## v50
## system_top
module system_top (
    input  wire         clk, 
    input  wire         rst,
    input  wire         rx,
    output wire         tx,
    input  wire         miso,
    output wire         sclk,
    output wire         mosi,
    output wire         cs_n,
    output wire         nrst_pd,
    output wire [4:0]   pwm_servos,  
    input  wire [4:0]   input_ir,
	output wire [4:0] led_busy,
	output wire         led1, led2
);
export LEC_CHECK = 0
export ABC_AREA = 1
export CAP_MARGIN = 15
export CORE_ASPECT_RATIO = 0.72
export CORE_MARGIN = 2
export CORE_UTILIZATION = 72
export CTS_CLUSTER_DIAMETER = 363
export SETUP_SLACK_MARGIN = -0.17
export SLEW_MARGIN = 20
create_clock -name core_clock -period 2.68 [get_ports {clk}]
run.sh (not shown) runs the stock make flow with config.mk's settings and CLKGATE_MAP_FILE=.
v50: all stages done; final checks FAILED (setup timing).
## Diff of input files: v6 against v50
- HOLD_SLACK_MARGIN: unset -> 0.29
- CORE_ASPECT_RATIO: 0.72 -> unset
- CAP_MARGIN: 15 -> 20
- SETUP_SLACK_MARGIN: -0.17 -> 0.2
- PLACE_DENSITY: unset -> 0.37
- CTS_CLUSTER_DIAMETER: 363 -> 398
- CTS_CLUSTER_SIZE: unset -> 10
- TNS_END_PERCENT: unset -> 10
## What came out
On via count, v6 does worse than v50.
Sequential share of layout area ended up 0.89 points lower on v6 than on v50.
v50 -> v6: compound-cell area share of the yosys netlist delta 0, exact match
Sort v6 and v50 by pin count of the biggest net entering global routing, descending, and v6 comes first.
Setup slack: v6 more than v50
Between v6 and v50, iteration tally of the first detailed-router pass is higher for v6, v50 comes in under that.
Area of the die: v6 vs v50, no meaningful difference
v6: complete, dirty (setup timing)
Of v6 and v50, the higher minimum clock period after layout belongs to v50.
Last element of the critical path = comm_inst.handler.rx_buf[4][5]: v50; last element of the critical path = comm_inst.handler.tx_buf[5][2]: v6
v6 against v50: multi-input gate area in the final layout up about 5%, wire length flat.
Total power: v6 above v50
Edits applied to the flow inputs when going from v6 to v10:
- removing HOLD_SLACK_MARGIN (formerly 0.29)
- removing PLACE_DENSITY (formerly 0.37)
- removing ABC_AREA (formerly 1)
- removing CTS_CLUSTER_SIZE (formerly 10)
- changing CORE_UTILIZATION from 72 to 40
- removing SETUP_SLACK_MARGIN (formerly 0.2)
- removing TNS_END_PERCENT (formerly 10)
- removing CTS_CLUSTER_DIAMETER (formerly 398)
- changing the clock period (ns, I/O delays scaled along) from 2.68 to 3.2
[summary]
v10 finished every stage and its layout cleared the timing, DRC and antenna checks. Going from v6 to v10, the multi-input gate share of total cell area was found to have gone up by 0.89 points. Taking v10 as 1.0, v6 lands at 1.09 on wire length of the first global-routing pass. Taking v10 over v6, the row count ratio works out to 1.3. Via count ended up 17% lower on v10 than on v6.

* * *

Setup of the previous run:
Starting RTL as in the previous note.
clock: 5.96 ns
lec_check: 0
cap_margin: 25
cell_pad_in_sites_global_placement: 0
core_aspect_ratio: 1.57
core_margin: 2
core_utilization: 51
min_routing_layer: met2
place_density_lb_addon: 0.0
slew_margin: 20
tns_end_percent: 50
| the previous run | all stages done | FAIL | design-rule violations |
## Diff of input files: the current run against the previous run
- CAP_MARGIN: 25 -> 20
- SETUP_SLACK_MARGIN: unset -> 1.0
- CORE_ASPECT_RATIO: 1.57 -> unset
- PLACE_DENSITY_LB_ADDON: 0.0 -> 0.01
- CELL_PAD_IN_SITES_GLOBAL_PLACEMENT: 0 -> unset
- MIN_ROUTING_LAYER: met2 -> unset
- TNS_END_PERCENT: 50 -> unset
- CORE_UTILIZATION: 51 -> 72
- the clock period (ns, I/O delays scaled along): 5.96 -> 3.58
==> comparison <==
Of the previous run and the current run, only the current run finishes the flow clean. | the previous run | all stages done | FAIL | design-rule violations |. For the die size, the current run came in about 30% lower than the previous run did. Row initial core utilization: the current run higher / the previous run lower. Taking the previous run as the reference, in the current run global-route usage went down by 1.2 points, worst hold slack has increased, sequential share of cell area down 2.6 points, layout clock buffer count saw an increase. Between the previous run and the current run, the number of signal-net buffers in the layout is lower for the previous run. Higher switching component of the power goes to the current run over the previous run. Relative to the previous run, the wire length measured on the current run has increased by more than 10%. [the current run] setup slack of the critical path after layout fell 1180 ps relative to the previous run.

* * *

build 31:
Starting RTL as in the previous note.
Settings: LEC_CHECK=0, ABC_AREA=1, CAP_MARGIN=5, CORE_MARGIN=2, CORE_UTILIZATION=72, CTS_CLUSTER_SIZE=72, HOLD_SLACK_MARGIN=0.28, PLACE_DENSITY_LB_ADDON=0.01, SETUP_SLACK_MARGIN=0.77, SLEW_MARGIN=20; clock period 2.71 ns.
[build 31] flow finished | final checks: failed | reasons: negative setup slack
Input-level comparison between build 93 and build 31:
Settings: PLACE_DENSITY_LB_ADDON: 0.01 -> unset; SETUP_SLACK_MARGIN: 0.77 -> unset; HOLD_SLACK_MARGIN: 0.28 -> 0.29.
## What came out
From the logs: build 93 reached the end of the flow and failed the layout checks with negative setup slack. Summary of build 93 over build 31: final cell count now sits lower; relative slew slack up 8.2 points. Number of buffers created by CTS across build 31 and build 93: no real change. [compare] base=build 31 new=build 93: total power up about 1.3%, non-clock buffer contribution to total cell area down 1.6 points, logic depth of the worst setup path including buffers down 1, count of fill cells added during filler insertion up 21%. Summary of build 93 over build 31: count of multi-input gates has remained practically unchanged; setup slack has increased. From build 31 to build 93 the numbers moved as follows: instance area at placement went down 360 sq um, power share of the clock group increased 1.3 points.
Setup changes, build 93 to build 70
Settings: clearing CTS_CLUSTER_SIZE, which used to be 72; swapping 5 for 20 in CAP_MARGIN; clearing HOLD_SLACK_MARGIN, which used to be 0.29; clearing ABC_AREA, which used to be 1; swapping 72 for 40 in CORE_UTILIZATION; swapping 2.71 for 8.0 in the clock period (ns, I/O delays scaled along).
## What came out
Between build 93 and build 70, the share of total power in combinational logic is lower for build 70. Global routing usage on met3 in build 70 is 1.5 points lower than in build 93. Build 70 vs build 93, final cell count went down by 451. [build 70 vs build 93] share of total power in sequential cells: lower in build 70. Compared with build 93, count of clock buffers in the final design in build 70 increased by a few percent. Build 70 against build 93: worst setup slack rose 3380 ps, internal power of the cells shows a reduction of 16 mW, number of setup violations in the final report now smaller. Build 70 | status: complete | timing, DRC, antenna: pass. Build 93 finished every stage; the final checks, however, were not passed, the failures being negative setup slack. | synthesized area | build 70 vs build 93 | better |. [compare] base=build 93 new=build 70: power moved down; core utilization moved down.
Here is what was changed in the inputs of build 33 compared with build 70.
Settings: CTS_CLUSTER_SIZE now 25, previously not set; ABC_AREA now 1, previously not set; CELL_PAD_IN_SITES_DETAIL_PLACEMENT now 2, previously not set; CELL_PAD_IN_SITES_GLOBAL_PLACEMENT now 1, previously not set.
--- outcome ---
The area after synthesis of build 33 exceeds that of build 70 by 660 sq um. Sequential cell area in the final layout: build 70 vs build 33, no meaningful difference. In build 33, global-route usage is higher than in build 70. The higher clock buffer count in the final layout came out of build 33. Flop share of the area: build 33 lower than build 70. Build 33 vs build 70 on post-synthesis simple-gate area fraction: build 33 is the higher one. Total number of placement rows (build 33 over build 70): increase, 1. Relative to build 70, the clock buffer count from CTS measured on build 33 has increased by a little under 10%. Between build 70 and build 33, total wirelength of the detailed-routed design is higher for build 33, build 70 comes in under that. [build 33] overall via count from detail_route rose 5635 relative to build 70. When the final numbers for build 70 and build 33 were put side by side, the shortest clock period the worst path allows after layout turned out to be smaller in build 33.
Power is estimated from default activity; no workload was simulated.
